==> 09-19 <==
// sig_altmult_add
module sig_altmult_add
(
	input signed [15:0] dataa, datab, datac, datad,
	input 		clock, aclr,
	output reg 	[32:0] result
);
	reg signed	[15:0] dataa_reg, datab_reg, datac_reg, datad_reg;
	reg signed	[31:0] mult0_result, mult1_result;
	always @ (posedge clock or posedge aclr) begin
    	if (aclr) begin
			dataa_reg <= {16{1'b0}};
			datab_reg <= {16{1'b0}};
			datac_reg <= {16{1'b0}};
			datad_reg <= {16{1'b0}};
			mult0_result <= {32{1'b0}};
			mult1_result <= {32{1'b0}};
			result <= {33{1'b0}};
		end
		else begin
			dataa_reg <= dataa;
			datab_reg <= datab;
			datac_reg <= datac;
			datad_reg <= datad;
			mult0_result <= dataa_reg * datab_reg;
			mult1_result <= datac_reg * datad_reg;
			result <= mult0_result + mult1_result;
		end
	end
endmodule
clock: 4.01 ns
lec_check: 0
abc_area: 0
cap_margin: 20
core_aspect_ratio: 0.5
core_margin: 2
core_utilization: 68
cts_cluster_diameter: 301
cts_cluster_size: 99
slew_margin: 20
tns_end_percent: 5
run.sh (not shown) runs the stock make flow with config.mk's settings and CLKGATE_MAP_FILE=.
==> 08-01 (differences from 09-19) <==
- ABC_AREA: 0 -> 1
- CORE_ASPECT_RATIO: 0.5 -> default
- CORE_UTILIZATION: 68 -> 72
- CTS_CLUSTER_DIAMETER: 301 -> 213
- CTS_CLUSTER_SIZE: 99 -> default
- PLACE_DENSITY_LB_ADDON: default -> 0.01
- TNS_END_PERCENT: 5 -> default
==> flow/constraint.sdc (replaced) <==
create_clock -name core_clock -period 5.14 [get_ports {clock}]
set_input_delay 1.0280 -clock core_clock [delete_from_list [all_inputs] [get_ports {clock}]]
set_output_delay 1.0280 -clock core_clock [all_outputs]
set_load 0.01 [all_outputs]
==> 08-02 (differences from 09-19) <==
- ABC_AREA: 0 -> 1
- CORE_ASPECT_RATIO: 0.5 -> default
- CORE_UTILIZATION: 68 -> 72
- CTS_CLUSTER_DIAMETER: 301 -> 371
- CTS_CLUSTER_SIZE: 99 -> 98
- PLACE_DENSITY: default -> 0.39
- SETUP_SLACK_MARGIN: default -> 1.6
- TNS_END_PERCENT: 5 -> 10
==> flow/constraint.sdc (replaced) <==
create_clock -name core_clock -period 7.29 [get_ports {clock}]
set_input_delay 1.4580 -clock core_clock [delete_from_list [all_inputs] [get_ports {clock}]]
set_output_delay 1.4580 -clock core_clock [all_outputs]
set_load 0.01 [all_outputs]
==> qor summary <==
Worst setup slack after placement: 09-19 -2.27 ns; 08-01 -0.500 ns; 08-02 1.14 ns
Type of the most critical hold path: 09-19 reg2reg; 08-01 -; 08-02 reg2reg
Total negative slack: 09-19 -75.11 ns; 08-01 -; 08-02 0 ns
Post-Route M1 WL: 09-19 27400 um; 08-01 -; 08-02 30300 um
Multi-Input Combinational: 09-19 1742; 08-01 -; 08-02 2243
Met3 Wirelength: 09-19 5480 um; 08-01 -; 08-02 8650 um
Avg WL per Cell: 09-19 17.9 um; 08-01 -; 08-02 19.6 um
Max incr delay on CP: 09-19 0.60 ns; 08-01 -; 08-02 0.56 ns
Number of ordinary and repair buffers in the finished layout: 09-19 455; 08-01 -; 08-02 148
Status: 09-19 complete, but fails checks; 08-01 did not finish; 08-02 complete, no violations
Last stage reached: 09-19 -; 08-01 global routing; 08-02 -
Reasons for failing layout checks: 09-19 negative setup slack; 08-01 -; 08-02 -
Post-Synthesis Net Count: 09-19 3383; 08-01 4386; 08-02 4386
Parity-gate share of the synthesized area counting xor and xnor cells: 09-19 3.05%; 08-01 1.68%; 08-02 1.68%
Final period util: 09-19 153%; 08-01 -; 08-02 78.2%
Worst reg2reg path depth: 09-19 22; 08-01 -; 08-02 23
Post-Syn Area per Cell: 09-19 9.83 um2; 08-01 7.82 um2; 08-02 7.82 um2
Layout non-clock buf frac: 09-19 12.4%; 08-01 -; 08-02 4.57%
MI comb area: 09-19 19600 um2; 08-01 -; 08-02 19900 um2
